$ cat design/flow/design.v
module copyEngine  #(
    parameter DATA_WIDTH       = 64,
    parameter ADDR_WIDTH       = 32,
    parameter LEN              = 16,
    parameter FULL_WORD_SIZE   = DATA_WIDTH / 8
) (
    input                             rstn,
    input                             clk,
    input                             src_dw_sel_i, 
    input                             dst_dw_sel_i, 
    input                             copy_i,
    input                             set_i,
    input        [7:0]                setVal_i,
    input                             flush_i,
    input        [LEN-1:0]            len_i,
    input        [ADDR_WIDTH-1:0]     src_i,
    input        [ADDR_WIDTH-1:0]     dst_i,
    output logic                      done_o,
    output logic                      mem_re_r,
    output logic [ADDR_WIDTH-1:0]     mem_rad_r,
    input                             mem_rreq_rdy,
    input        [DATA_WIDTH-1:0]     mem_rdat,
    input                             mem_rdat_rdy,
    output logic [FULL_WORD_SIZE-1:0] mem_bwe_r,
    output logic [ADDR_WIDTH-1:0]     mem_wad_r,
    output logic [DATA_WIDTH-1:0]     mem_wdat_r,
    input                             mem_wreq_rdy,
    output logic                      flush_r,
    output logic [ADDR_WIDTH-1:0]     cmd_adr_r,
    input                             cmd_rdy
);
    localparam int WORD_SIZE = FULL_WORD_SIZE / 2;
    localparam int RD_FIFO_DW = 32;
    localparam int RD_FIFO_AW = 4;
    localparam int BYTE_SHIFT = $clog2(FULL_WORD_SIZE);
    localparam int LOG_BYTE_SHIFT = $clog2(BYTE_SHIFT);
    localparam int ALIGN_BUF_SIZE = 2*RD_FIFO_DW;
    localparam int ALIGN_BUF_SIZE_BYTES = ALIGN_BUF_SIZE / 8;
    localparam int LOG_ALIGN_BUF_SIZE = $clog2(ALIGN_BUF_SIZE);
    localparam int LOG_ALIGN_BUF_SIZE_BYTES = $clog2(ALIGN_BUF_SIZE_BYTES);
    localparam int FULL_WRITE_MASK = {FULL_WORD_SIZE {1'b1}};
    localparam int WRITE_MASK = {WORD_SIZE {1'b1}};
    localparam int WRITE_FIRST=0;
    localparam int WRITE_MIDDLE=1;
    localparam int WRITE_LAST=2;
    localparam int WRITE_SKIP=3;  
    logic [BYTE_SHIFT-1:0]              srcShift, srcShift_r;
    logic [BYTE_SHIFT-1:0]              dstShift, dstShift_r;
    logic [BYTE_SHIFT:0]                readNum;
    logic [BYTE_SHIFT:0]                writeNum;
    logic [LOG_ALIGN_BUF_SIZE_BYTES:0]  readNum_s1;
    logic                               cmdBusy, cmdBusy_r;
    logic                               flush;
    logic [ADDR_WIDTH-1:0]              cmd_adr;
    logic                               rdBusy, rdBusy_r, wrBusy, wrBusy_r;
    logic [LEN-1:0]                     rdCnt, rdCnt_r, wrCnt, wrCnt_r;
    logic [ADDR_WIDTH-1:0]              srcPtr, srcPtr_r, dstPtr, dstPtr_r;
    logic [ALIGN_BUF_SIZE-1:0]          alignBuf_r, alignBuf;
    logic                               memset_run, memset_run_r;
    logic [7:0]                         memset_val, memset_val_r;
    logic                               rstall, wstall;
    logic                               firstRead_req, firstRead_req_r, firstRead_vld, firstRead_vld_r;
    logic                               firstWrite, firstWrite_r;
    logic [1:0]                         writeCase;
    logic [LOG_ALIGN_BUF_SIZE_BYTES:0]  bufNum, bufNum_r;
    logic [FULL_WORD_SIZE-1:0]          mem_bwe, bwe;
    logic [ADDR_WIDTH-1:0]              mem_wad;
    logic [DATA_WIDTH-1:0]              mem_wdat;
    logic                               mem_re;
    logic [ADDR_WIDTH-1:0]              mem_rad;
    logic                               rdfifo_reserve;
    logic                               rdfifo_we;
    logic                               rdfifo_re;
    logic [RD_FIFO_DW-1:0]              rdfifo_wdat;
    logic [RD_FIFO_DW-1:0]              rdfifo_rdat;
    logic                               rdfifo_rrdy;
    logic                               rdfifo_wrdy;
    logic                               almost_full;
    logic                               src_dw_sel, src_dw_sel_r; 
    logic                               dst_dw_sel, dst_dw_sel_r; 
    logic [LOG_BYTE_SHIFT:0]            src_word_size, src_word_size_r;
    logic [LOG_BYTE_SHIFT:0]            dst_word_size, dst_word_size_r;
    assign rdfifo_wdat =  src_dw_sel_r ? {mem_rdat[55:48], mem_rdat[39:32], mem_rdat[23:16], mem_rdat[7:0]} : mem_rdat[31:0];
    reserve_fifo #(
        .DW     (RD_FIFO_DW),
        .AW     (RD_FIFO_AW)
    ) rdfifo (
        .rstn            (rstn),
        .clk             (clk),
        .rd_en           (rdfifo_re),
        .reserve_en      (rdfifo_reserve),
        .dout            (rdfifo_rdat),
        .wr_en           (rdfifo_we),
        .din             (rdfifo_wdat),
        .wrdy            (rdfifo_wrdy),
        .rrdy            (rdfifo_rrdy)
    );
    always @(posedge clk or negedge rstn) begin
        if (~rstn) begin
            alignBuf_r <= 0;
            mem_re_r <= 0;
            mem_rad_r <= 0;
            mem_bwe_r <= 0;
            mem_wad_r <= 0;
            mem_wdat_r <= 0;
            {memset_run_r, memset_val_r, rdCnt_r, wrCnt_r, rdBusy_r, wrBusy_r, alignBuf_r, bufNum_r, srcShift_r, dstShift_r,
            firstWrite_r, firstRead_req_r, firstRead_vld_r, srcPtr_r, dstPtr_r, src_dw_sel_r,
            dst_dw_sel_r} <= 0;
            flush_r <= 0;
            cmd_adr_r <= 0;
            cmdBusy_r <= 0;
        end
        else begin
            alignBuf_r <= alignBuf;
            mem_re_r <= mem_re;
            mem_rad_r <= mem_rad;
            mem_bwe_r <= mem_bwe;
            mem_wad_r <= mem_wad;
            mem_wdat_r <= mem_wdat;
            {memset_run_r, memset_val_r, rdCnt_r, wrCnt_r, rdBusy_r, wrBusy_r, alignBuf_r, bufNum_r, srcShift_r, dstShift_r,  firstWrite_r, firstRead_req_r, firstRead_vld_r, srcPtr_r, dstPtr_r, src_dw_sel_r, dst_dw_sel_r} <=
                {memset_run, memset_val, rdCnt, wrCnt, rdBusy, wrBusy, alignBuf, bufNum, srcShift, dstShift, firstWrite, firstRead_req, firstRead_vld, srcPtr, dstPtr, src_dw_sel, dst_dw_sel};
            flush_r <= flush;
            cmd_adr_r <= cmd_adr;
            cmdBusy_r <= cmdBusy;
        end
    end
    always @(*) begin
        {memset_run, memset_val, rdCnt, wrCnt, rdBusy, wrBusy, alignBuf, bufNum, srcShift, dstShift, firstWrite, firstRead_req, firstRead_vld, srcPtr, dstPtr, src_dw_sel, dst_dw_sel}=
            {memset_run_r, memset_val_r, rdCnt_r, wrCnt_r, rdBusy_r, wrBusy_r, alignBuf_r, bufNum_r, srcShift_r, dstShift_r, firstWrite_r, firstRead_req_r, firstRead_vld_r, srcPtr_r, dstPtr_r, src_dw_sel_r, dst_dw_sel_r} ;
        {writeNum, rdfifo_re, bwe} = 0;
        writeCase = WRITE_SKIP;  
        cmdBusy = cmdBusy_r;
        cmd_adr = cmd_adr_r;
        flush = flush_r;
        if (~rdBusy_r && ~wrBusy_r && ~cmdBusy_r && (mem_bwe_r==0) && (copy_i || set_i || flush_i)) begin  
            srcShift = src_dw_sel_i ? (src_i & 7) : (src_i & 3);
            dstShift = dst_dw_sel_i ? (dst_i & 7) : (dst_i & 3);
            srcPtr = src_i;
            dstPtr = dst_i;
            rdCnt = len_i;
            wrCnt = len_i;
            firstRead_req = 1;
            firstRead_vld = 1;
            firstWrite = 1;
            rdBusy = copy_i;
            wrBusy = (copy_i || set_i);
            memset_run = set_i & ~copy_i;
            memset_val = setVal_i;
            src_dw_sel = src_dw_sel_i;
            dst_dw_sel = dst_dw_sel_i;
            cmdBusy = flush_i;
            cmd_adr = dst_i;
            flush = flush_i;
        end
        if (flush_r && cmd_rdy) begin
            cmdBusy = 0;
            cmd_adr = 0;
            flush = 0;
        end
            if(firstWrite_r==1) begin  
                if (dst_dw_sel_r) begin 
                    writeNum = (((FULL_WORD_SIZE-dstShift_r) / 2) > wrCnt_r) ? (wrCnt_r*2) : (FULL_WORD_SIZE-dstShift_r); 
                    writeCase = ((wrCnt_r <= WORD_SIZE) && ((writeNum/2)==wrCnt_r)) ? WRITE_LAST : WRITE_FIRST;
                end
                else begin
                    writeNum = ((WORD_SIZE-dstShift_r) > wrCnt_r) ? wrCnt_r : (WORD_SIZE-dstShift_r); 
                    writeCase = ((wrCnt_r <= WORD_SIZE) && (writeNum==wrCnt_r)) ? WRITE_LAST : WRITE_FIRST;
                end
                for (int b=0; b<FULL_WORD_SIZE; b++) begin
                    if (b < writeNum) bwe[dstShift_r + b] = 1;
                end
            end
            else if((wrCnt_r<=WORD_SIZE) && wrBusy_r) begin  
                bwe = shift_right_mask(WORD_SIZE-wrCnt_r, dst_dw_sel_r);          
                writeNum = dst_dw_sel_r ? (wrCnt_r*2) : wrCnt_r;
                writeCase = WRITE_LAST;
            end
            else begin
                bwe = dst_dw_sel_r ? {FULL_WORD_SIZE {1'b1}} : {WORD_SIZE {1'b1}};
                writeNum = dst_dw_sel_r ? FULL_WORD_SIZE : WORD_SIZE;
                writeCase = WRITE_MIDDLE;
            end
        rstall = (mem_rreq_rdy && rdBusy_r && rdfifo_wrdy) ? 0 : 1;
        wstall = (mem_wreq_rdy && wrBusy_r && (((bufNum_r>=writeNum && ~dst_dw_sel_r)) || (bufNum_r>=(writeNum/2) && dst_dw_sel_r))) ? 0 : 1;
        readNum = (firstRead_req_r && src_dw_sel_r) ? (FULL_WORD_SIZE - srcShift_r)/2 :
                  (firstRead_req_r && ~src_dw_sel_r) ? (WORD_SIZE - srcShift_r) :
                                                        WORD_SIZE;          
        mem_re = mem_re_r;
        mem_rad = mem_rad_r;
        if (~rstall) begin
            firstRead_req = 0;
            rdCnt = (rdCnt_r >= readNum) ? (rdCnt_r - readNum) : 0;
            rdBusy = (rdCnt==0) ? 0 : 1;
            srcPtr = srcPtr_r + (src_dw_sel_r ? readNum*2 : readNum);
            mem_re = 1;
            mem_rad = src_dw_sel_r ? (srcPtr_r >> BYTE_SHIFT) : (srcPtr_r >> (BYTE_SHIFT-1));
        end
        else if (mem_rreq_rdy) begin
            mem_re = 0;
        end
        rdfifo_reserve = mem_rreq_rdy & mem_re_r;
        rdfifo_we = mem_rdat_rdy; 
            if(~wstall) begin
                if (writeCase==WRITE_LAST) begin
                    bufNum = 0;
                    alignBuf = 0;
                end
                else if (dst_dw_sel) begin
                    bufNum -= (writeNum / 2);                  
                    alignBuf >>= (writeNum*4);          
                end
                else begin
                    bufNum -= writeNum;                  
                    alignBuf >>= (writeNum*8);          
                end
            end
            else begin
                bwe=0; writeCase=WRITE_SKIP; writeNum=0;  
            end
        readNum_s1 = (firstRead_vld_r && src_dw_sel_r) ? (FULL_WORD_SIZE - srcShift_r)/2 :
                    (firstRead_vld_r && ~src_dw_sel_r) ? (WORD_SIZE - srcShift_r) :
                                                         WORD_SIZE;          
        if(rdfifo_rrdy && ((bufNum+readNum_s1)<ALIGN_BUF_SIZE_BYTES) && ~memset_run_r) begin
            rdfifo_re = 1;
            firstRead_vld = 0;
            if(firstRead_vld_r && src_dw_sel_r) begin
                alignBuf |= (rdfifo_rdat >> (srcShift_r*4));
            end
            else if (firstRead_vld_r) begin
                alignBuf |= (rdfifo_rdat >> (srcShift_r*8));
            end
            else begin  
                alignBuf |= (rdfifo_rdat << (bufNum*8));      
            end
            bufNum += readNum_s1;  
        end
        else if ((bufNum<ALIGN_BUF_SIZE_BYTES) && memset_run_r && (writeCase!=WRITE_LAST)) begin
            alignBuf = {ALIGN_BUF_SIZE_BYTES {memset_val_r}};
            bufNum += (((ALIGN_BUF_SIZE_BYTES - bufNum) > wrCnt_r) ? wrCnt_r : (ALIGN_BUF_SIZE_BYTES - bufNum));
        end
        mem_bwe = mem_bwe_r;
        mem_wad = mem_wad_r;
        mem_wdat = mem_wdat_r;
        if (~wstall) begin
            firstWrite = 0;
            if (dst_dw_sel_r) begin
                dstPtr = dstPtr_r + writeNum;
                dstShift = (dstPtr & 7);
                mem_bwe = bwe;
                mem_wad = dstPtr_r >> BYTE_SHIFT;
                wrCnt = wrCnt_r - writeNum/2;
                if (firstWrite_r) begin
                    mem_wdat = shift_left(alignBuf_r[31:0], dstShift_r, dst_dw_sel_r); 
                end
                else begin
                    mem_wdat = {8'b0, alignBuf_r[31:24], 8'b0, alignBuf_r[23:16], 8'b0, alignBuf_r[15:8], 8'b0, alignBuf_r[7:0]};
                end
            end
            else begin
                dstPtr = dstPtr_r + writeNum;
                dstShift = (dstPtr & 3);
                mem_bwe = bwe;
                mem_wad = dstPtr_r >> (BYTE_SHIFT - 1);
                wrCnt = wrCnt_r - writeNum;
                if (firstWrite_r) begin
                    mem_wdat = shift_left(alignBuf_r[31:0], dstShift_r, dst_dw_sel_r); 
                end
                else begin
                    mem_wdat = alignBuf_r[31:0];
                end
            end
            if(writeCase==WRITE_LAST) begin
                wrBusy = 0;
                memset_run = 0;
            end
        end
        else if (mem_wreq_rdy) begin
            mem_bwe = 0;
        end
        done_o = ~rdBusy_r && ~wrBusy_r && (mem_bwe_r==0) && ~cmdBusy_r;
    end
function [DATA_WIDTH-1:0] shift_left;
    input [31:0]           dat;
    input [BYTE_SHIFT-1:0] shift;
    input                  dw_sel;
    if (dw_sel) begin
        shift_left = 0;
        for (int i=0; i<FULL_WORD_SIZE; i++) begin
            if ((i&1)==0) begin
                shift_left[(i + shift)*8 +: 8] = dat[i*8/2 +: 8];
            end
        end
    end
    else begin
        shift_left = (dat << (8*shift)) & ({{32{1'b0}}, {32{1'b1}}});
    end
endfunction
function [FULL_WORD_SIZE-1:0] shift_right_mask;
    input [BYTE_SHIFT-1:0] shift;
    input                  dw_sel;
    shift_right_mask = dw_sel ? (FULL_WRITE_MASK>>(shift*2)) : (WRITE_MASK>>shift);
endfunction
endmodule
module reserve_fifo#(
    parameter DW = 32,
    parameter AW = 1
)(
    input                   rstn,
    input                   clk,
    input                   reserve_en,
    input                   wr_en,
    input        [DW-1:0]   din,
    input                   rd_en,
    output logic [DW-1:0]   dout,
    output logic            wrdy,
    output logic            rrdy
);
    localparam DEPTH = (1 << AW);
    reg [DW-1:0]   mem[DEPTH];
    logic [AW-1:0] wptr, wptr_r;
    logic [AW-1:0] rptr, rptr_r;
    logic [AW:0]   num, num_r, reserveNum, reserveNum_r;
    logic          we;
    logic vrdy;
    always @(posedge clk or negedge rstn) begin
        if (~rstn) begin
            wptr_r <= 0;
            rptr_r <= 0;
            num_r <= 0;
            reserveNum_r<=0;
        end
        else begin
            wptr_r <= wptr;
            rptr_r <= rptr;
            num_r <= num;
            reserveNum_r<=reserveNum;
        end
    end
    always @(*) begin
        wrdy = (reserveNum_r < (DEPTH-1));
        rrdy = (num_r!=0);
        wptr = wptr_r;
        rptr = rptr_r;
        reserveNum = (reserveNum_r + reserve_en - rd_en);
        num        = num_r        + wr_en      - rd_en;
        we = 0;
        if (wr_en) begin
            wptr = wptr_r + 1;
            we = 1;
        end
        if (rd_en) begin
            rptr = rptr_r + 1;
        end
    end
    always @(posedge clk) begin
        if (we) begin
            mem[wptr_r] <= din;
        end
    end
    assign dout = mem[rptr_r];
endmodule
$ cat design/flow/constraint.sdc
create_clock -name core_clock -period 2.68 [get_ports {clk}]
set_input_delay 0.5360 -clock core_clock [delete_from_list [all_inputs] [get_ports {clk}]]
set_output_delay 0.5360 -clock core_clock [all_outputs]
set_load 0.01 [all_outputs]
$ cat design/flow/config.mk
export PLATFORM = sky130hd
export DESIGN_NAME = copyEngine
export DESIGN_NICKNAME = copyEngine
export VERILOG_FILES = /design/flow/design.v
export SDC_FILE = /design/flow/constraint.sdc
export NUM_CORES = 4
export LEC_CHECK = 0
export ABC_AREA = 1
export CAP_MARGIN = 20
export CORE_MARGIN = 2
export CORE_UTILIZATION = 72
export CTS_CLUSTER_DIAMETER = 385
export SETUP_SLACK_MARGIN = 0.53
export SLEW_MARGIN = 20
$ cat design/flow/run.sh
#!/bin/bash
# the make line also repeats each setting of config.mk as NAME=value (left out here)
make -C /OpenROAD-flow-scripts/flow DESIGN_CONFIG=/design/flow/config.mk WORK_HOME=/design/flow/orfs CLKGATE_MAP_FILE= finish
==> results of run 1 <==
## through the flow
stage | setup TNS (ps) | setup WS, ps | instances | total power [mW]
floorplan | -606590 | -3982 | 5611 | 42.89
global placement | -681490 | -3900 | 7132 | 59.25
detailed placement | -728870 | -4172 | 7132 | 61.33
CTS | -729920 | -4048 | 7413 | 81.11
## routing by layer
metal  overflow  track usage, %
met1         10           86.88
met2        193           97.87
met3         50           76.44
met4        153           85.82
met5          3           52.25
## timing repair
action	in CTS
hold endpoints to repair	50
pin swaps	151
buffers inserted	118
resized	427
hold buffers	1
endpoints found under the setup margin	506
gates cloned	5
==> GITHUB_STEP_SUMMARY, run 1 <==
### Yosys + OpenROAD results

| Metric | Value |
|---|---|
| TritonCTS buffer count | 86 |
| Biggest area cells | edfxtp_1, dfrtp_1, nand2_1 |
| CTS root buf | clkbuf_16 |
| DIE HEIGHT | about 260 um |
| Chip area in the Yosys report | 48540 um^2 |
| FFs w/ async S/R, synth | 41.82% |
| Num rows | 95 |
| Synth top cell by count | nand2_1 |
| Largest logic family | simple AND/OR/NAND/NOR gates |
| Yosys Instances | 5607 |
| Total global routing overflow | 409 |
| Mux share | under 10% |
| Yosys Warn Count | 2 |
| Core Area | between 60000 and 70000 um^2 |
| Main synth FF type | edfxtp_1 |
| Yosys top cell by area | edfxtp_1 |
| Post-synth EDFFs | 512 |
| Stop stage | 5_1_grt |
| Syn_area_per_cell | about 8.7 um^2 |
| Log Error | [ERROR GRT-0116] Global routing finished with congestion. Check the congestion regions in the DRC Viewer. |
| Max clock buf depth | 3 |
| Cell area after synthesis | 48540 um^2 |
| Adder Area Share | 2.681% |
| Simple Share, Synth | 19.28% |
| Die area | 69500 um^2 |
| Initial Utilization | 72.53% |
| Flops after synth | between 800 and 900 |
| Buffers on Ports | 313 |
| Placer Congestion | 1.066 |
| Post-DP Area | 57670 um^2 |
| Die Wd | 263.6 um |
| Netlist cell types | 63 |
| Post-synth seq share | 50.65% |
| Post-synth top cells | nand2_1, nor2_1, o21ai_0, edfxtp_1, nand3_1 |
| Top area contributor share | 31.68% |
| GRT Total Usage | 86.58% |
| IO Pins | 334 |
| H-tree Lvls | 3 |
| DP Wirelength | 120800 um |
| Status | aborted with a tool error |
| Cells after Synth | roughly 5600 |
| Clock Sinks | 880 |
| Ao+oa area frac | 17.59% |
| XOR/XNOR Area Share | 1.227% |
==> run 2, diff against run 1 <==
Settings changed: ABC_AREA 1 to unset, CORE_ASPECT_RATIO set to 0.5, CTS_CLUSTER_DIAMETER 385 to 397, CTS_CLUSTER_SIZE set to 95, PLACE_DENSITY set to 0.37, SETUP_SLACK_MARGIN 0.53 to unset, TNS_END_PERCENT set to 10.
Clock period 2.68 ns to 5.34 ns, I/O delays scaled along.
==> GITHUB_STEP_SUMMARY, run 2 <==
### Yosys + OpenROAD results

| Metric | Value |
|---|---|
| Stop stage | 5_1_grt |
| Post-CTS Hold Buffers | 0 |
| CTS root buf | clkbuf_16 |
| DP Wirelength | roughly 120000 um |
| Cells after Synth | 4080 |
| Die Wd | 364.5 um |
| Synth top cell by count | edfxtp_1 |
| Status | aborted with a tool error |
| Mux share | 13.32% |
| Post-synth top cells | edfxtp_1, nand2_1, dfrtp_1, nor2_1, o21ai_0 |
| Ao+oa area frac | around 16% |
| Total global routing overflow | 90 |
| Die area | 67150 um^2 |
| Largest logic family | AND-OR/OR-AND gates |
| Core Area | roughly 64000 um^2 |
| Buffers on Ports | 313 |
| Log Error | [ERROR GRT-0232] Routing congestion too high. Check the congestion heatmap in the GUI. |
| Max clock buf depth | 3 |
| GRT Total Usage | 71.73% |
| Post-synth EDFFs | 512 |
| Yosys Instances | 4080 |
| Num rows | 65 |
| Simple Share, Synth | 11.19% |
| Chip area in the Yosys report | 46780 um^2 |
| Adder Area Share | 2.825% |
| Placer Congestion | 1.119 |
| Top area contributor share | 32.87% |
| Clock Sinks | 880 |
| Main synth FF type | edfxtp_1 |
| Initial Utilization | about 74% |
| Post-DP Area | 53930 um^2 |
| Yosys top cell by area | edfxtp_1 |
| Biggest area cells | edfxtp_1, dfrtp_1, mux4_2 |
| TritonCTS buffer count | 13 |
| Syn_area_per_cell | 11.47 um^2 |
| Cell area after synthesis | 46780 um^2 |
| FFs w/ async S/R, synth | 41.82% |
| Netlist cell types | 111 |
| Flops after synth | 880 |
| Yosys Warn Count | 2 |
| DIE HEIGHT | approximately 180 um |
| XOR/XNOR Area Share | 0.8238% |
| IO Pins | 334 |
| H-tree Lvls | 1 |
| Post-synth seq share | 52.55% |
## run 2: per-stage QoR
stage          util, %  cells  setup slack [ps]  power, mW  TNS [ps]
4_1_cts          87.99   5542             -2050      37.10   -135530
3_3_place_gp     84.79   5465             -1967      31.28   -180410
3_5_place_dp     84.80   5465             -2280      33.02   -229660
2_1_floorplan        -   4084             -2519      23.24   -181660
## run 2: layer usage
| metal | overflow | global-route usage [%] |
|---|---|---|
| met4 | 24 | 56.55 |
| met2 | 42 | 88.25 |
| met5 | 4 | 46.62 |
| met1 | 11 | 75.35 |
| met3 | 9 | 57.79 |
## run 2: timing repair
action	CTS
setup buffers	49
pin swaps	82
gates resized	236
setup endpoints to repair	211
gates cloned	9
==> run 3, diff against run 2 <==
Settings changed: CORE_ASPECT_RATIO 0.5 to unset, CORE_UTILIZATION 72 to 61, CTS_CLUSTER_DIAMETER 397 to unset, CTS_CLUSTER_SIZE 95 to 59, HOLD_SLACK_MARGIN set to 0.29, PLACE_DENSITY 0.37 to unset, PLACE_DENSITY_LB_ADDON set to 0.0, SETUP_SLACK_MARGIN set to 1.52, TNS_END_PERCENT 10 to 5.
Clock period 5.34 ns to 5.36 ns, I/O delays scaled along.
==> GITHUB_STEP_SUMMARY, run 3 <==
### Flow metrics

| Metric | Value |
|---|---|
| Syn_area_per_cell | ~11 um^2 |
| Adder Area Share | 2.825% |
| Critical R2R Launch | dstPtr_r[0] |
| Status | finished with violations |
| Crit path launch type | flip-flop |
| Placer Congestion | just over 1 |
| Type of the tightest min-delay check | in2async |
| Most Crowded Layer GR | met2 |
| Crit-path slowest cell | or4b_4 |
| H-tree Lvls | 3 |
| Total power draw | 41.35 mW |
| 1st-iter DRT viols | 5895 |
| Cell area after synthesis | 46780 um^2 |
| Max IR drop VDD | 0.5978 mV |
| DIE HEIGHT | 280.9 um |
| Ao+oa area frac | 15.81% |
| Simple Share, Synth | 11.19% |
| CP Capture Type | flip-flop |
| Synth top cell by count | edfxtp_1 |
| Biggest area cells | edfxtp_1, dfrtp_1, mux4_2 |
| Post-synth top cells | edfxtp_1, nand2_1, dfrtp_1, nor2_1, o21ai_0 |
| Top delay family on crit path | AND-OR/OR-AND gates |
| Top area contributor share | 32.87% |
| Worst Tran Pin Value | 1152 ps |
| Via-to-Cell Ratio | ~7 |
| Flops after synth | 880 |
| Max clock buf depth | 3 |
| Netlist cell types | 111 |
| Mux share | 13.32% |
| Vias in the first global route | between 30000 and 40000 |
| GRT Total Usage | between 40% and 50% |
| Reg2Reg Setup Slack | -1990 ps |
| Seq group | roughly 11 mW |
| Fin crit period | 7353 ps |
| Final Max Slew Viols | 0 |
| Die Wd | 280.9 um |
| Clk slew on worst S/H paths | 70 ps |
| Max Cap Viol | 0 |
| Met3 GRT Util | under 10% |
| Final hold violation count | 0 |
| Pwr Density | between 700 and 800 nW/um^2 |
| Met2 Use GR | 68.37% |
| Late-Pin Clk Latency | roughly 730 ps |
| Post-synth EDFFs | a little over 500 |
| Setup ws final | -1993 ps |
| Layout Area Growth over Synthesis | 25.02% |
| Power Clock | 6.74 mW |
| Reg power frac | a little over a quarter |
| CTS root buf | clkbuf_16 |
| 1st-pass router iterations | 14 |
| Worst R2R Path Depth | 38 |
| CTS tree | done |
| Initial Utilization | 61.59% |
| DRC | 0 |
| Cell mode on critical path | ha_4 |
| Crit Path Class | reg2reg |
| Tool warning count | between 60 and 70 |
| IO Pins | 334 |
| Unrepaired setup endpoints after global routing | true |
| Largest net degree at the start of global routing | 120 |
| Clock power frac | ~16% |
| Slew HR | 22.63% |
| Internal power | 23.36 mW |
| Vias | 40477 |
| Core Area | 75950 um^2 |
| Post-CTS Hold Buffers | 0 |
| XOR/XNOR Area Share | 0.8238% |
| Met1 Use GR | 52.70% |
| Final-layout fill cell count | 4799 |
| First-pass GRT wire length | between 200000 and 250000 um |
| Buffers on Ports | around 310 |
| DP Wirelength | 108900 um |
| Sw frac | 43.51% |
| Main power group | combinational cells |
| Max FO, Critical Path | 5 |
| TritonCTS buffer count | 90 |
| Drt wl/cell | 28.65 um |
| Yosys top cell by area | edfxtp_1 |
| Critical path depth | 38 |
| Yosys Warn Count | 2 |
| Comb. pwr | 23.5 mW |
| Antenna Nets Post-Route | 0 |
| Worst path arrival time | 7880 ps |
| Num rows | 101 |
| Post-synth seq share | 52.55% |
| Largest logic family | AND-OR/OR-AND gates |
| LEAKAGE | 23.04 nW |
| Clock Skews | 85.10 ps |
| Chip area in the Yosys report | 46780 um^2 |
| Logic pwr share | 56.7% |
| WL final | 167500 um |
| Initial antenna violation count | 7 |
| # nets final | 4996 |
| Critical Path Source | dstPtr_r[0] |
| R2R Path End | bufNum_r[2] |
| Fin util | around 77% |
| Die area | 78920 um^2 |
| Cells after Synth | 4080 |
| Psw | around 18 mW |
| Hold_ws | 429.0 ps |
| Crit path DRT | 5890 ps |
| Worst Path Buf+Inv | 5 |
| FFs w/ async S/R, synth | 41.82% |
| Maximum clock frequency | 136.0 MHz |
| Worst setup path endpoint | bufNum_r[2] |
| Worst path max stage delay | roughly 540 ps |
| Yosys Instances | ~4000 |
| Total global routing overflow | 0 |
| Setup violators final | 137 |
| Clock Sinks | 880 |
| Cycle use final | 137.2% |
| Main synth FF type | edfxtp_1 |
| SO Viols | setup timing |
==> run 3: per-layer routing <==
layer | share of wire (%) | up-vias
met5 | 0.044 | -
met4 | 6.9 | 6
met3 | 11 | 831
met2 | 47 | 3019
met1 | 35 | 19714
li1 | - | 16907
==> run 3: timing repair <==
item,CTS,global route
gates resized,56,110
setup endpoints to repair,261,258
setup buffers,11,10
gates cloned,0,1
pin swaps,35,51
==> run 3: area by class of cell <==
cell class                      count  area [um^2]  share of cell area [%]
Antenna cell                        4        10.01                 0.01712
Clock buffer                      114         2412                   4.125
Clock inverter                     54        729.5                   1.247
Inverter                           85        342.8                  0.5862
Multi-Input combinational cell   2807        21320                   36.46
Sequential cell                   880        24600                   42.07
Tap cell                         1030         1289                   2.204
Timing Repair Buffer              871         7774                   13.29
==> run 3: stage by stage <==
| step | TNS [ps] | worst slack [ps] | instances | cell area [um^2] |
|---|---|---|---|---|
| 2_1_floorplan | -181700 | -2499 | 4084 | 47050 |
| 3_3_place_gp | -191430 | -1925 | 5651 | 54470 |
| 3_5_place_dp | -211120 | -2086 | 5651 | 54470 |
| 4_1_cts | -208100 | -1984 | 5830 | 57910 |
| 5_1_grt | -189390 | -2372 | 5843 | 58480 |
| 6_report | -152710 | -1993 | 5845 | 58480 |
==> run 4, diff against run 3 <==
Settings changed: CTS_CLUSTER_SIZE 59 to 50, HOLD_SLACK_MARGIN 0.29 to unset, PLACE_DENSITY_LB_ADDON 0.0 to unset, SETUP_SLACK_MARGIN 1.52 to 0.53, TNS_END_PERCENT 5 to unset.
Clock period 5.36 ns to 5.27 ns, I/O delays scaled along.
==> GITHUB_STEP_SUMMARY, run 4 <==
### Flow metrics

| Metric | Value |
|---|---|
| Initial antenna violation count | 2 |
| Via-to-Cell Ratio | ~6.9 |
| Placer Congestion | 1.033 |
| Fin crit period | ~7500 ps |
| Seq group | 11.4 mW |
| Internal power | 24.21 mW |
| Register Area | 24600 um^2 |
| WL final | ~170000 um |
| Main power group | combinational cells |
| Synth top cell by count | edfxtp_1 |
| 1st-pass router iterations | 9 |
| Fin util | about four fifths |
| Largest net degree at the start of global routing | roughly 100 |
| 1st-iter DRT viols | a little over 6000 |
| LEAKAGE | approximately 23 nW |
| Late-Pin Clk Latency | 710 ps |
| Crit Path Class | reg2reg |
| Final Max Slew Viols | 0 |
| Setup ws final | -2213 ps |
| Vias | 40974 |
| Clock Sinks | 880 |
| DP Wirelength | 106200 um |
| # nets final | 5054 |
| Worst path max stage delay | 440 ps |
| Total global routing overflow | 0 |
| Design Area, Final | between 60000 and 70000 um^2 |
| CTS tree | done |
| Reg power frac | approximately a quarter |
| Psw | 18.91 mW |
| Unrepaired setup endpoints after global routing | true |
| Power Clock | 6.59 mW |
| Clk slew on worst S/H paths | 70 ps |
| Yosys top cell by area | edfxtp_1 |
| XOR/XNOR Area Share | less than 1% |
| Yosys Instances | approximately 4100 |
| Worst Path Buf+Inv | 6 |
| H-tree Lvls | 3 |
| DRC | 0 |
| Crit-path slowest cell | fa_2 |
| Clock power frac | 15.3% |
| Final hold violation count | 0 |
| Max clock buf depth | 3 |
| Cell area after synthesis | 46780 um^2 |
| Die area | 78920 um^2 |
| Flops after synth | 880 |
| Setup violators final | 138 |
| Maximum clock frequency | 133.6 MHz |
| IO Pins | 334 |
| DIE HEIGHT | 280.9 um |
| Pwr Density | approximately 710 nW/um^2 |
| R2R Path End | bufNum_r[1] |
| Cycle use final | 142.0% |
| Post-DP Area | 54290 um^2 |
| Post-synth seq share | 52.55% |
| Syn_area_per_cell | 11.47 um^2 |
| Buffers on Ports | 313 |
| Largest logic family | AND-OR/OR-AND gates |
| Adder Area Share | under 10% |
| Vias in the first global route | 40217 |
| CTS root buf | clkbuf_16 |
| Post-synth EDFFs | between 500 and 600 |
| Gate Area | 22690 um^2 |
| Reg2Reg Setup Slack | -2210 ps |
| Num rows | between 100 and 150 |
| Netlist cell types | between 100 and 150 |
| Top area contributor share | roughly 33% |
| Simple Share, Synth | 11.19% |
| Antenna Nets Post-Route | 0 |
| Chip area in the Yosys report | 46780 um^2 |
| Sw frac | 43.86% |
| Layout Area Growth over Synthesis | 28.95% |
| Max Cap Viol | 0 |
| Critical R2R Launch | dstPtr_r[0] |
| Worst Tran Pin Value | approximately 1400 ps |
| Worst R2R Path Depth | about 42 |
| Top delay family on crit path | AND-OR/OR-AND gates |
| Critical path depth | around 42 |
| Yosys Warn Count | 2 |
| Slew HR | 6.217% |
| Type of the tightest min-delay check | in2async |
| Main synth FF type | edfxtp_1 |
| Final-layout fill cell count | roughly 4500 |
| Worst path arrival time | 8060 ps |
| Comb. pwr | 25.2 mW |
| Biggest area cells | edfxtp_1, dfrtp_1, mux4_2 |
| Die Wd | about 280 um |
| Max FO, Critical Path | 5 |
| FFs w/ async S/R, synth | 41.82% |
| Critical Path Source | dstPtr_r[0] |
| Worst setup path endpoint | bufNum_r[1] |
| Logic pwr share | 58.3% |
| Clock Skews | 78.56 ps |
| Max IR drop VDD | 0.4125 mV |
| Core Area | 75950 um^2 |
| GRT Total Usage | 42.95% |
| Crit path launch type | flip-flop |
| Post-CTS Hold Buffers | 0 |
| Drt wl/cell | 28.98 um |
| Ao+oa area frac | 15.81% |
| Cells after Synth | just over 4000 |
| Tool warning count | 66 |
| Initial Utilization | 61.59% |
| TritonCTS buffer count | ~89 |
| Crit path DRT | 5850 ps |
| Post-synth top cells | edfxtp_1, nand2_1, dfrtp_1, nor2_1, o21ai_0 |
| Mux share | 13.32% |
| Status | finished with violations |
| CP Capture Type | flip-flop |
| SO Viols | setup timing |
| First-pass GRT wire length | 253800 um |
==> run 4: through the flow <==
step,TNS [ps],hold WS [ps],total power [mW],std cells,setup slack (ps)
after floorplan,-191480,455.5,23.61,4084,-2589
after global placement,-194880,457.2,32.24,5637,-2102
after detailed placement,-215300,459.1,32.64,5637,-2310
after CTS,-141780,464.7,41.02,5860,-2215
after global routing,-201410,502.3,44.78,5897,-2526
final,-162780,455.4,43.11,5900,-2213
==> run 4: final cells by class <==
class	instances	share of cell area [%]
inverter	85	0.5601
tap	1030	2.137
antenna	4	0.01659
clock buffer	115	3.987
timing repair buffer	928	13.91
sequential	880	40.79
clock inverter	49	0.9936
multi-input combinational	2809	37.61
==> run 4: repair_timing <==
| action | 4_1_cts | 5_1_grt |
|---|---|---|
| pin swaps | 118 | 96 |
| resized | 285 | 178 |
| setup buffers | 52 | 36 |
| gates cloned | 7 | 0 |
| setup endpoints to repair | 242 | 248 |
==> run 4: routing by layer <==
layer  track usage (%)  routed length (um)
met1             53.54               59460
met3             9.535               18240
met5                 0                   0
met4             25.78               12600
met2             68.98               80650
==> run 5, diff against run 4 <==
Settings changed: CORE_UTILIZATION 61 to 72, CTS_CLUSTER_DIAMETER set to 103, CTS_CLUSTER_SIZE 50 to 19, PLACE_DENSITY_LB_ADDON set to 0.01, SETUP_SLACK_MARGIN 0.53 to -0.19.
Clock period 5.27 ns to 2.59 ns, I/O delays scaled along.
==> GITHUB_STEP_SUMMARY, run 5 <==
### Yosys + OpenROAD results

| Metric | Value |
|---|---|
| Die area | between 60000 and 70000 um^2 |
| FFs w/ async S/R, synth | 41.82% |
| Cell area after synthesis | 46780 um^2 |
| Yosys Warn Count | 2 |
| DIE HEIGHT | 258.9 um |
| Clock Sinks | 880 |
| Num rows | 93 |
| Mux share | 13.32% |
| Cells after Synth | 4080 |
| Log Error | [ERROR GRT-0116] Global routing finished with congestion. Check the congestion regions in the DRC Viewer. |
| Adder Area Share | under 10% |
| DP Wirelength | 129500 um |
| Die Wd | ~260 um |
| Yosys Instances | between 4000 and 5000 |
| Syn_area_per_cell | about 11 um^2 |
| Simple Share, Synth | 11.19% |
| Post-synth seq share | 52.55% |
| Post-synth EDFFs | 512 |
| Post-DP Area | 56430 um^2 |
| TritonCTS buffer count | between 50 and 60 |
| H-tree Lvls | 2 |
| Core Area | ~64000 um^2 |
| Max clock buf depth | 3 |
| Largest logic family | AND-OR/OR-AND gates |
| Main synth FF type | edfxtp_1 |
| Top area contributor share | 32.87% |
| XOR/XNOR Area Share | 0.8238% |
| Ao+oa area frac | 15.81% |
| GRT Total Usage | 79.42% |
| Stop stage | 5_1_grt |
| Netlist cell types | 111 |
| Placer Congestion | 1.080 |
| Total global routing overflow | 348 |
| Synth top cell by count | edfxtp_1 |
| CTS root buf | clkbuf_16 |
| Yosys top cell by area | edfxtp_1 |
| Buffers on Ports | 313 |
| Status | aborted with a tool error |
| Post-synth top cells | edfxtp_1, nand2_1, dfrtp_1, nor2_1, o21ai_0 |
| Initial Utilization | 72.69% |
| Chip area in the Yosys report | between 40000 and 50000 um^2 |
| IO Pins | around 330 |
| Biggest area cells | edfxtp_1, dfrtp_1, mux4_2 |
| Flops after synth | just under 900 |
-- run 5: metal layers --
metal | global-route usage, % | overflow
met5 | 48.93 | 3
met4 | 75.51 | 144
met3 | 66.98 | 33
met2 | 93.72 | 153
met1 | 79.56 | 15
-- run 5: repair_timing --
item,in CTS
endpoints found under the hold margin,52
buffers inserted,13
hold buffers,1
resized,68
pin swaps,15
setup endpoints to repair,296
-- run 5: per-stage QoR --
| step | worst slack [ps] | instances | util (%) | hold WS, ps |
|---|---|---|---|---|
| floorplan | -5269 | 4084 | - | 222.4 |
| detailed placement | -5246 | 5717 | 87.69 | 460.1 |
| global placement | -4691 | 5717 | 87.69 | 458.7 |
| CTS | -5389 | 5819 | 90.69 | 422.3 |
==> run 6, diff against run 5 <==
Settings changed: CORE_UTILIZATION 72 to 32, CTS_CLUSTER_DIAMETER 103 to unset, CTS_CLUSTER_SIZE 19 to unset, PLACE_DENSITY_LB_ADDON 0.01 to unset, SETUP_SLACK_MARGIN -0.19 to unset.
Clock period 2.59 ns to 9.49 ns, I/O delays scaled along.
==> GITHUB_STEP_SUMMARY, run 6 <==
### Flow metrics

| Metric | Value |
|---|---|
| Crit Path Class | reg2reg |
| Max FO, Critical Path | 10 |
| Clock Skews | about 55 ps |
| CP Capture Type | flip-flop |
| Die area | about 150000 um^2 |
| Antenna Nets Post-Route | 0 |
| WL final | between 150000 and 200000 um |
| DP Wirelength | 99260 um |
| Vias in the first global route | 34269 |
| Final hold violation count | 0 |
| TritonCTS buffer count | between 90 and 100 |
| Top area contributor share | 32.87% |
| Flops after synth | a little under 900 |
| Worst Tran Pin Value | 1168 ps |
| Worst path max stage delay | 550 ps |
| Top delay family on crit path | AND-OR/OR-AND gates |
| Power Clock | 3.60 mW |
| Post-synth EDFFs | between 500 and 600 |
| Vias | 35609 |
| H-tree Lvls | 3 |
| Final-layout fill cell count | between 10000 and 15000 |
| Core Area | 145400 um^2 |
| Comb. pwr | 10.4 mW |
| Tool warning count | 59 |
| Sw frac | 44.13% |
| Late-Pin Clk Latency | 720 ps |
| Critical path depth | 42 |
| Die Wd | 386.3 um |
| IO Pins | 334 |
| Setup TNS | 0 ps |
| CTS root buf | clkbuf_16 |
| Final Max Slew Viols | 0 |
| Reg power frac | 31.1% |
| Initial antenna violation count | 10 |
| Critical Path Source | dstShift_r[2] |
| Slew HR | 22.04% |
| Final Non-Filler Cells | 6268 |
| Initial Utilization | 32.17% |
| Maximum clock frequency | 112.4 MHz |
| Largest net degree at the start of global routing | 160 |
| Logic pwr share | approximately half |
| Post-synth seq share | 52.55% |
| Cells after Synth | 4080 |
| Placed insts | 6088 |
| Fin crit period | ~9000 ps |
| Main synth FF type | edfxtp_1 |
| R2R Path End | bufNum_r[2] |
| Clock Sinks | ~900 |
| Seq group | roughly 6.3 mW |
| Reg2Reg Setup Slack | 600 ps |
| Pwr Density | 370.1 nW/um^2 |
| Adder Area Share | about 2.8% |
| # nets final | 4532 |
| Unrepaired setup endpoints after global routing | false |
| Cycle use final | a little over nine tenths |
| Main power group | combinational cells |
| Clock power frac | 17.7% |
| Status | no timing/DRC/antenna violations |
| DRC | 0 |
| Hold_sp | mem_rad_r[29] |
| Critical R2R Launch | dstShift_r[2] |
| XOR/XNOR Area Share | less than 1% |
| Worst Path Buf+Inv | 6 |
| Cell area after synthesis | 46780 um^2 |
| Worst R2R Path Depth | 42 |
| Crit path DRT | 10070 ps |
| Yosys Warn Count | 2 |
| Largest logic family | AND-OR/OR-AND gates |
| Syn_area_per_cell | roughly 11 um^2 |
| Crit path launch type | flip-flop |
| Max Cap Viol | 0 |
| 1st-pass router iterations | 10 |
| Clk slew on worst S/H paths | 60 ps |
| Setup violators final | 0 |
| FFs w/ async S/R, synth | around two fifths |
| Drt wl/cell | 23.94 um |
| Internal power | between 10 and 15 mW |
| Max IR drop VDD | 0.1854 mV |
| Cell mode on critical path | ha_1 |
| Type of the tightest min-delay check | reg2reg |
| Worst Hold Path EP | mem_rad_r[29] |
| Via-to-Cell Ratio | 5.681 |
| LEAKAGE | a little over 20 nW |
| Yosys top cell by area | edfxtp_1 |
| Post-CTS Hold Buffers | 0 |
| 1st-iter DRT viols | 4189 |
| Synth top cell by count | edfxtp_1 |
| CTS tree | done |
| Post-synth top cells | edfxtp_1, nand2_1, dfrtp_1, nor2_1, o21ai_0 |
| Placer Congestion | 0.9397 |
| Worst setup path endpoint | bufNum_r[2] |
| Psw | 8.967 mW |
| DIE HEIGHT | 386.3 um |
| Fin util | 37.76% |
| Num rows | 140 |
| Max clock buf depth | 3 |
| Ao+oa area frac | 15.81% |
| Hold path cells | 2 |
| Netlist cell types | approximately 110 |
| First-pass GRT wire length | 222800 um |
| Buffers on Ports | 313 |
| GRT Total Usage | 19.54% |
| Layout Area Growth over Synthesis | 17.35% |
| Mux share | 13.32% |
| Total global routing overflow | 0 |
| Yosys Instances | 4080 |
| Simple Share, Synth | 11.19% |
| Chip area in the Yosys report | 46780 um^2 |
| Crit-path slowest cell | or4b_1 |
| Worst path arrival time | 9480 ps |
| Biggest area cells | edfxtp_1, dfrtp_1, mux4_2 |
[run 6: area by class of cell]
class	count	area (um^2)	area share, %
clock inverter	38	394.1	0.7180
multi-input combinational	2807	20680	37.68
sequential	880	24600	44.81
clock buffer	135	2625	4.782
inverter	85	321.6	0.5858
antenna	2	5.005	0.009117
tap	1917	2399	4.369
timing repair buffer	404	3866	7.043
[run 6: what timing repair did]
item / in CTS / in global routing
resized: 0 / 4
endpoints found under the hold margin: 0 / 0
setup buffers: 0 / 4
endpoints found under the setup margin: 0 / 3
[run 6: metrics by stage]
step,worst slack (ps),hold WS [ps],power (mW),cell area [um^2]
after floorplan,175.7,455.5,12.93,46790
after global placement,236.5,454.6,16.42,51780
after detailed placement,139.6,462.2,16.55,51780
after CTS,103.4,476.1,20.20,54800
after global routing,12.52,502.7,21.53,54900
final,595.6,473.6,20.32,54900
[run 6: metal layers]
metal  vias up  routed length (um)  track usage [%]
met5         -                  78                0
met4        12                4887            6.309
met3       315               12140            4.101
met2      1562               68280            30.66
met1     17754               64690            26.92
li1      15966                   -                -
==> run 7, diff against run 6 <==
Settings changed: ABC_AREA set to 0, CAP_MARGIN 20 to 40, CORE_ASPECT_RATIO set to 1.08, CORE_UTILIZATION 32 to 72, CTS_CLUSTER_DIAMETER set to 33, CTS_CLUSTER_SIZE set to 58, MAX_ROUTING_LAYER set to met5, PLACE_DENSITY_LB_ADDON set to 0.01, SETUP_SLACK_MARGIN set to 2.05, SLEW_MARGIN 20 to 15, TNS_END_PERCENT set to 40.
Clock period 9.49 ns to 7.11 ns, I/O delays scaled along.
==> GITHUB_STEP_SUMMARY, run 7 <==
### Yosys + OpenROAD results

| Metric | Value |
|---|---|
| Total global routing overflow | about 160 |
| Die area | 67020 um^2 |
| CTS root buf | clkbuf_16 |
| XOR/XNOR Area Share | 0.8238% |
| Clock Sinks | 880 |
| Cells after Synth | between 4000 and 5000 |
| DIE HEIGHT | 268.9 um |
| Flops after synth | 880 |
| Top area contributor share | 32.87% |
| Post-DP Area | 52320 um^2 |
| FFs w/ async S/R, synth | 41.82% |
| Buffers on Ports | 313 |
| Chip area in the Yosys report | 46780 um^2 |
| Placed insts | 5193 |
| Post-CTS Hold Buffers | 0 |
| Placer Congestion | 1.011 |
| Synth top cell by count | edfxtp_1 |
| Largest logic family | AND-OR/OR-AND gates |
| Initial Utilization | between 70% and 80% |
| Yosys top cell by area | edfxtp_1 |
| Max clock buf depth | 3 |
| Status | aborted with a tool error |
| Post-synth top cells | edfxtp_1, nand2_1, dfrtp_1, nor2_1, o21ai_0 |
| Post-synth seq share | 52.55% |
| Core Area | 64570 um^2 |
| Yosys Instances | 4080 |
| Cell area after synthesis | 46780 um^2 |
| Ao+oa area frac | 15.81% |
| IO Pins | 334 |
| Biggest area cells | edfxtp_1, dfrtp_1, mux4_2 |
| TritonCTS buffer count | between 100 and 150 |
| Mux share | 13.32% |
| Dpl ws | -664.0 ps |
| GRT Total Usage | around 80% |
| Adder Area Share | under 10% |
| Main synth FF type | edfxtp_1 |
| Syn_area_per_cell | 11.47 um^2 |
| H-tree Lvls | 4 |
| Yosys Warn Count | 2 |
| Stop stage | 5_1_grt |
| Num rows | a little under 100 |
| Die Wd | 249.3 um |
| DP Wirelength | 113200 um |
| Log Error | [ERROR GRT-0232] Routing congestion too high. Check the congestion heatmap in the GUI. |
| Post-synth EDFFs | around 500 |
| Netlist cell types | 111 |
| Simple Share, Synth | around 11% |
run 7: layer usage:
layer / GRT overflow / track usage (%)
met2: 69 / 93.40
met5: 2 / 51.57
met4: 54 / 74.23
met3: 11 / 68.01
met1: 20 / 79.22
run 7: metrics by stage:
step                      hold WS [ps]  power (mW)
after floorplan                  455.5       17.50
after global placement           453.0       22.35
after detailed placement         463.3       23.45
after CTS                        479.1       31.90
run 7: repair_timing:
item | CTS
resized | 95
cloned | 1
endpoints found under the setup margin | 247
buffers inserted | 19
pin swaps | 39
==> run 8, diff against run 7 <==
Settings changed: ABC_AREA 0 to unset, CELL_PAD_IN_SITES_DETAIL_PLACEMENT set to 1, CORE_ASPECT_RATIO 1.08 to unset, CORE_MARGIN 2 to 9, CORE_UTILIZATION 72 to 69, CTS_CLUSTER_DIAMETER 33 to 317, CTS_CLUSTER_SIZE 58 to unset, GPL_ROUTABILITY_DRIVEN set to 1, GPL_TIMING_DRIVEN set to 0, HOLD_SLACK_MARGIN set to -0.05, MAX_ROUTING_LAYER met5 to met4, MIN_ROUTING_LAYER set to met1, PLACE_DENSITY_LB_ADDON 0.01 to 0.19, SETUP_SLACK_MARGIN 2.05 to unset, SLEW_MARGIN 15 to 20, TNS_END_PERCENT 40 to unset.
Clock period 7.11 ns to 14.3 ns, I/O delays scaled along.
==> GITHUB_STEP_SUMMARY, run 8 <==
### Yosys + OpenROAD results

| Metric | Value |
|---|---|
| IO Pins | between 300 and 400 |
| Top area contributor share | between 30% and 40% |
| Die area | 77490 um^2 |
| Syn_area_per_cell | 11.47 um^2 |
| Initial Utilization | 69.65% |
| Cell area after synthesis | 46780 um^2 |
| Mux share | approximately an eighth |
| Die Wd | between 200 and 300 um |
| Placer Congestion | 1.109 |
| Ao+oa area frac | 15.81% |
| Yosys Warn Count | 2 |
| Log Error | [ERROR DPL-0033] detailed placement checks failed during check placement. |
| Stop stage | 3_5_place_dp |
| Adder Area Share | 2.825% |
| Chip area in the Yosys report | 46780 um^2 |
| Num rows | roughly 95 |
| DIE HEIGHT | 278.4 um |
| Yosys top cell by area | edfxtp_1 |
| FFs w/ async S/R, synth | 41.82% |
| Largest logic family | AND-OR/OR-AND gates |
| Synth top cell by count | edfxtp_1 |
| Simple Share, Synth | 11.19% |
| Post-synth seq share | 52.55% |
| Post-synth top cells | edfxtp_1, nand2_1, dfrtp_1, nor2_1, o21ai_0 |
| Buffers on Ports | approximately 310 |
| Cells after Synth | 4080 |
| XOR/XNOR Area Share | 0.8238% |
| Status | aborted with a tool error |
| Netlist cell types | between 100 and 150 |
| Biggest area cells | edfxtp_1, dfrtp_1, mux4_2 |
| Post-synth EDFFs | slightly above 500 |
| Flops after synth | 880 |
| Yosys Instances | between 4000 and 5000 |
| Core Area | 67160 um^2 |
| Main synth FF type | edfxtp_1 |
run 8: stage by stage:
stage | instance area [um^2] | hold WS (ps) | TNS, ps | cells | power [mW]
global placement | 51020 | 451.6 | -2163060 | 5270 | 11.33
floorplan | 46790 | 455.5 | 0 | 4084 | 8.577
==> run 9, diff against run 8 <==
Settings changed: CAP_MARGIN 40 to 20, CELL_PAD_IN_SITES_DETAIL_PLACEMENT 1 to unset, CORE_MARGIN 9 to 2, CORE_UTILIZATION 69 to 61, CTS_CLUSTER_DIAMETER 317 to unset, GPL_ROUTABILITY_DRIVEN 1 to unset, GPL_TIMING_DRIVEN 0 to unset, HOLD_SLACK_MARGIN -0.05 to unset, MAX_ROUTING_LAYER met4 to unset, MIN_ROUTING_LAYER met1 to unset, PLACE_DENSITY_LB_ADDON 0.19 to unset, SETUP_SLACK_MARGIN set to 1.85.
Clock period 14.3 ns to 7.21 ns, I/O delays scaled along.
==> GITHUB_STEP_SUMMARY, run 9 <==
### Flow metrics

| Metric | Value |
|---|---|
| Flops after synth | around 880 |
| Worst setup path endpoint | bufNum_r[2] |
| Critical R2R Launch | dstPtr_r[0] |
| Via-to-Cell Ratio | between 6 and 7 |
| Maximum clock frequency | approximately 130 MHz |
| DIE HEIGHT | 280.9 um |
| Clock power frac | 15.8% |
| CP Capture Type | flip-flop |
| Max clock buf depth | 3 |
| Tool warning count | between 60 and 70 |
| LEAKAGE | roughly 22 nW |
| DRC | 0 |
| IO Pins | 334 |
| Largest net degree at the start of global routing | 160 |
| Unrepaired setup endpoints after global routing | true |
| Ao+oa area frac | between 10% and 20% |
| Reg power frac | roughly 27% |
| XOR/XNOR Area Share | 0.8238% |
| Hold path cells | 2 |
| Critical path depth | 42 |
| Drt wl/cell | 27.97 um |
| Power Clock | just under 5 mW |
| Status | finished with violations |
| Worst Tran Pin Value | 1141 ps |
| Slew HR | roughly a quarter |
| Final-layout fill cell count | 4785 |
| First-pass GRT wire length | between 200000 and 250000 um |
| Initial antenna violation count | 5 |
| Syn_area_per_cell | 11.47 um^2 |
| Total global routing overflow | 0 |
| Mux share | 13.32% |
| 1st-iter DRT viols | 5301 |
| SO Viols | setup timing |
| Largest logic family | AND-OR/OR-AND gates |
| CTS root buf | clkbuf_16 |
| Post-synth seq share | around 53% |
| Comb. pwr | 17.5 mW |
| # nets final | 4804 |
| Num rows | slightly above 100 |
| H-tree Lvls | 3 |
| Crit path launch type | flip-flop |
| Core Area | 75950 um^2 |
| FFs w/ async S/R, synth | 41.82% |
| Worst Hold Path EP | mem_wdat_r[19] |
| Sw frac | a little over two fifths |
| Worst R2R Path Depth | 42 |
| Cell mode on critical path | ha_4 |
| Antenna Nets Post-Route | 0 |
| Yosys Instances | ~4000 |
| Fin util | 76.86% |
| Top delay family on crit path | AND-OR/OR-AND gates |
| Main synth FF type | edfxtp_1 |
| Cycle use final | 104.0% |
| Vias in the first global route | 37600 |
| Worst path arrival time | 8050 ps |
| Chip area in the Yosys report | 46780 um^2 |
| 1st-pass router iterations | 14 |
| DP Wirelength | just under 100000 um |
| Max Cap Viol | 0 |
| Worst Path Buf+Inv | 6 |
| Reg2Reg Setup Slack | -290 ps |
| Final hold violation count | 0 |
| Seq group | 8.34 mW |
| Adder Area Share | 2.825% |
| Max IR drop VDD | 0.3348 mV |
| Placer Congestion | 1.004 |
| Critical Path Source | dstPtr_r[0] |
| Post-CTS Hold Buffers | 0 |
| Yosys top cell by area | edfxtp_1 |
| Cells after Synth | a little over 4000 |
| Psw | between 10 and 15 mW |
| Internal power | 17.27 mW |
| Setup ws final | -291.9 ps |
| Synth top cell by count | edfxtp_1 |
| Buffers on Ports | 313 |
| Logic pwr share | 57.0% |
| Simple Share, Synth | 11.19% |
| GRT Total Usage | 39.31% |
| Crit-path slowest cell | dfrtp_1 |
| Type of the tightest min-delay check | reg2reg |
| Setup TNS | -781.3 ps |
| Final Max Slew Viols | 0 |
| Main power group | combinational cells |
| R2R Path End | bufNum_r[2] |
| Biggest area cells | edfxtp_1, dfrtp_1, mux4_2 |
| Initial Utilization | 61.59% |
| Die Wd | between 200 and 300 um |
| Setup violators final | 3 |
| Die area | 78920 um^2 |
| Netlist cell types | approximately 110 |
| Post-synth top cells | edfxtp_1, nand2_1, dfrtp_1, nor2_1, o21ai_0 |
| TritonCTS buffer count | 92 |
| Late-Pin Clk Latency | ~700 ps |
| Vias | between 30000 and 40000 |
| Fin crit period | roughly 7500 ps |
| Hold_sp | mem_wdat_r[19] |
| Clock Sinks | 880 |
| Crit Path Class | reg2reg |
| Max FO, Critical Path | 4 |
| CTS tree | done |
| Clk slew on worst S/H paths | around 70 ps |
| Post-synth EDFFs | 512 |
| Cell area after synthesis | 46780 um^2 |
| Hold_ws | 473.4 ps |
| Top area contributor share | 32.87% |
| Layout Area Growth over Synthesis | 24.79% |
| WL final | approximately 160000 um |
| Clock Skews | 73.39 ps |
| Yosys Warn Count | 2 |
| Worst path max stage delay | approximately 400 ps |
| Crit path DRT | 7750 ps |
| Pwr Density | 525.4 nW/um^2 |
-- run 9: area by class of cell --
class | count | area, um^2 | share of cell area (%)
clock inverters | 50 | 618.1 | 1.059
repair buffers | 674 | 6595 | 11.30
diodes | 4 | 10.01 | 0.01715
multi-input cells | 2810 | 22480 | 38.51
inverters | 85 | 350.3 | 0.6002
flip-flops and latches | 880 | 24600 | 42.14
well taps | 1030 | 1289 | 2.208
clock buffers | 116 | 2432 | 4.167
-- run 9: layer usage --
layer  wire [um]  global-route usage (%)  share of wire, %  up-vias
li1            -                       -                 -    16555
met1       56800                   50.85                36    19053
met2       75530                   63.44                48     2631
met3       15720                   7.216               9.9      687
met4        9942                   20.97               6.3        4
met5          27                       0             0.017        -
-- run 9: what timing repair did --
item / CTS / global route
pin swaps: 72 / 107
setup endpoints to repair: 140 / 152
setup buffers: 53 / 45
cloned: 12 / 3
resized: 238 / 185
-- run 9: metrics by stage --
step / area (um^2) / instances / worst slack (ps) / power, mW
2_1_floorplan: 47130 / 4084 / -648.6 / 17.25
3_3_place_gp: 52180 / 5366 / -165.8 / 22.24
3_5_place_dp: 52180 / 5366 / -238.4 / 22.50
4_1_cts: 57080 / 5597 / -198.9 / 28.95
5_1_grt: 58370 / 5648 / -584.5 / 31.99
6_report: 58370 / 5649 / -291.9 / 30.67
==> run 10, diff against run 9 <==
Settings changed: ABC_AREA set to 0, CAP_MARGIN 20 to 30, CELL_PAD_IN_SITES_GLOBAL_PLACEMENT set to 1, CORE_ASPECT_RATIO set to 0.5, CORE_MARGIN 2 to 9, CORE_UTILIZATION 61 to 40, CTS_CLUSTER_DIAMETER set to 36, CTS_CLUSTER_SIZE set to 52, MAX_ROUTING_LAYER set to met4, MIN_ROUTING_LAYER set to met1, SETUP_SLACK_MARGIN 1.85 to unset.
Clock period 7.21 ns to 11.5 ns, I/O delays scaled along.
==> GITHUB_STEP_SUMMARY, run 10 <==
### Flow metrics

| Metric | Value |
|---|---|
| Post-synth seq share | 52.55% |
| Status | no timing/DRC/antenna violations |
| Buffers on Ports | around 310 |
| Synth top cell by count | edfxtp_1 |
| Layout Area Growth over Synthesis | 17.73% |
| Clock Sinks | 880 |
| Critical R2R Launch | dstPtr_r[1] |
| CTS tree | done |
| LEAKAGE | 20.85 nW |
| Number of gates resized after CTS | 0 |
| Psw | 7.797 mW |
| DP Wirelength | 108200 um |
| Crit Path Class | reg2reg |
| CP Capture Type | flip-flop |
| Largest logic family | AND-OR/OR-AND gates |
| Clock power frac | 20.1% |
| Largest net degree at the start of global routing | 150 |
| Yosys Instances | 4080 |
| Hold_sp | mem_wdat_r[38] |
| Unrepaired setup endpoints after global routing | false |
| Post-synth top cells | edfxtp_1, nand2_1, dfrtp_1, nor2_1, o21ai_0 |
| Chip area in the Yosys report | 46780 um^2 |
| Worst path arrival time | around 11000 ps |
| Critical Path Source | dstPtr_r[1] |
| Top area contributor share | 32.87% |
| Post-synth EDFFs | 512 |
| Syn_area_per_cell | 11.47 um^2 |
| Main synth FF type | edfxtp_1 |
| Placer Congestion | 0.9259 |
| First-pass GRT wire length | approximately 240000 um |
| Critical path depth | 43 |
| Top delay family on crit path | AND-OR/OR-AND gates |
| Netlist cell types | 111 |
| Tool warning count | approximately 63 |
| Power Clock | 3.52 mW |
| Biggest area cells | edfxtp_1, dfrtp_1, mux4_2 |
| 1st-pass router iterations | 8 |
| Cycle use final | roughly nine tenths |
| Initial Utilization | between 40 and 50% |
| Crit path launch type | flip-flop |
| Reg power frac | 29.8% |
| Post-CTS Hold Buffers | 0 |
| FFs w/ async S/R, synth | between 40% and 50% |
| Flops after synth | 880 |
| Final hold violation count | 0 |
| Hold_ws | ~460 ps |
| Cells after Synth | 4080 |
| Crit path DRT | about 12000 ps |
| Simple Share, Synth | 11.19% |
| Comb. pwr | 8.75 mW |
| Worst R2R Path Depth | 43 |
| Fin crit period | just over 10000 ps |
| Crit-path slowest cell | nor3b_2 |
| Worst Path Buf+Inv | 7 |
| R2R Path End | bufNum_r[2] |
| Final-layout fill cell count | 10508 |
| GRT Total Usage | 24.73% |
| Cell area after synthesis | about 47000 um^2 |
| Pwr Density | about 320 nW/um^2 |
| XOR/XNOR Area Share | 0.8238% |
| Max FO, Critical Path | 24 |
| Initial antenna violation count | 2 |
| Clock Skews | 52.14 ps |
| Num rows | approximately 90 |
| DRC | 0 |
| Total global routing overflow | 0 |
| Reg2Reg Setup Slack | 1170 ps |
| Worst setup path endpoint | bufNum_r[2] |
| Die Wd | 501.6 um |
| TritonCTS buffer count | 108 |
| Maximum clock frequency | between 90 and 100 MHz |
| Type of the tightest min-delay check | reg2reg |
| Die area | 130300 um^2 |
| Drt wl/cell | 27.47 um |
| Worst path max stage delay | 630 ps |
| Setup Buffers After CTS | 0 |
| Cell mode on critical path | ha_1 |
| Ao+oa area frac | between 10% and 20% |
| Adder Area Share | 2.825% |
| Max Cap Viol | 0 |
| Mux share | 13.32% |
| Internal power | 9.679 mW |
| Worst Tran Pin Value | 1094 ps |
| CTS root buf | clkbuf_16 |
| Setup TNS | 0 ps |
| Core Area | roughly 120000 um^2 |
| Yosys top cell by area | edfxtp_1 |
| Seq group | roughly 5.2 mW |
| # nets final | 4543 |
| Late-Pin Clk Latency | 750 ps |
| Yosys Warn Count | 2 |
| Hold path cells | 2 |
| H-tree Lvls | 3 |
| Setup violators final | 0 |
| WL final | 162200 um |
| Via-to-Cell Ratio | 6.011 |
| Main power group | combinational cells |
| Vias | 35495 |
| Max clock buf depth | 3 |
| Sw frac | 44.62% |
| Worst Hold Path EP | mem_wdat_r[38] |
| Vias in the first global route | approximately 35000 |
| Slew HR | 27.05% |
| IO Pins | ~330 |
| Max IR drop VDD | 0.1532 mV |
| DIE HEIGHT | around 260 um |
| Clk slew on worst S/H paths | ~50 ps |
| Final Max Slew Viols | 0 |
| 1st-iter DRT viols | 3386 |
| Antenna Nets Post-Route | 0 |
| Logic pwr share | between 50% and 60% |
## run 10: routing by layer
metal / global-route usage (%) / vias to the layer above / wire length, um
met5: - / - / 0
met4: 7.071 / 0 / 4931
met3: 3.753 / 257 / 9083
met2: 39.14 / 1194 / 76340
met1: 33.24 / 18019 / 71860
li1: - / 16025 / -
## run 10: through the flow
stage | total power [mW] | std cells | utilization (%) | cell area, um^2 | setup WS [ps]
3_5_place_dp | 13.93 | 5699 | 44.37 | 51300 | 1092
6_report | 17.48 | 5905 | 47.63 | 55070 | 1174
2_1_floorplan | 10.67 | 4084 | - | 46790 | 1877
3_3_place_gp | 13.84 | 5696 | 44.36 | 51280 | 1143
4_1_cts | 17.49 | 5901 | 47.60 | 55030 | 1047
5_1_grt | 18.52 | 5905 | 47.63 | 55070 | 318.9
## run 10: final cells by class
type | instances | area [um^2] | share of cell area, %
flip-flops and latches | 880 | 24600 | 44.67
multi-input cells | 2807 | 20660 | 37.52
repair buffers | 400 | 3845 | 6.982
clock buffers | 121 | 2761 | 5.014
well taps | 1530 | 1914 | 3.476
clock inverters | 81 | 965.9 | 1.754
inverters | 85 | 321.6 | 0.5839
diodes | 1 | 2.502 | 0.004544
Power figures rest on the tool's default switching activity, not on a simulated workload.
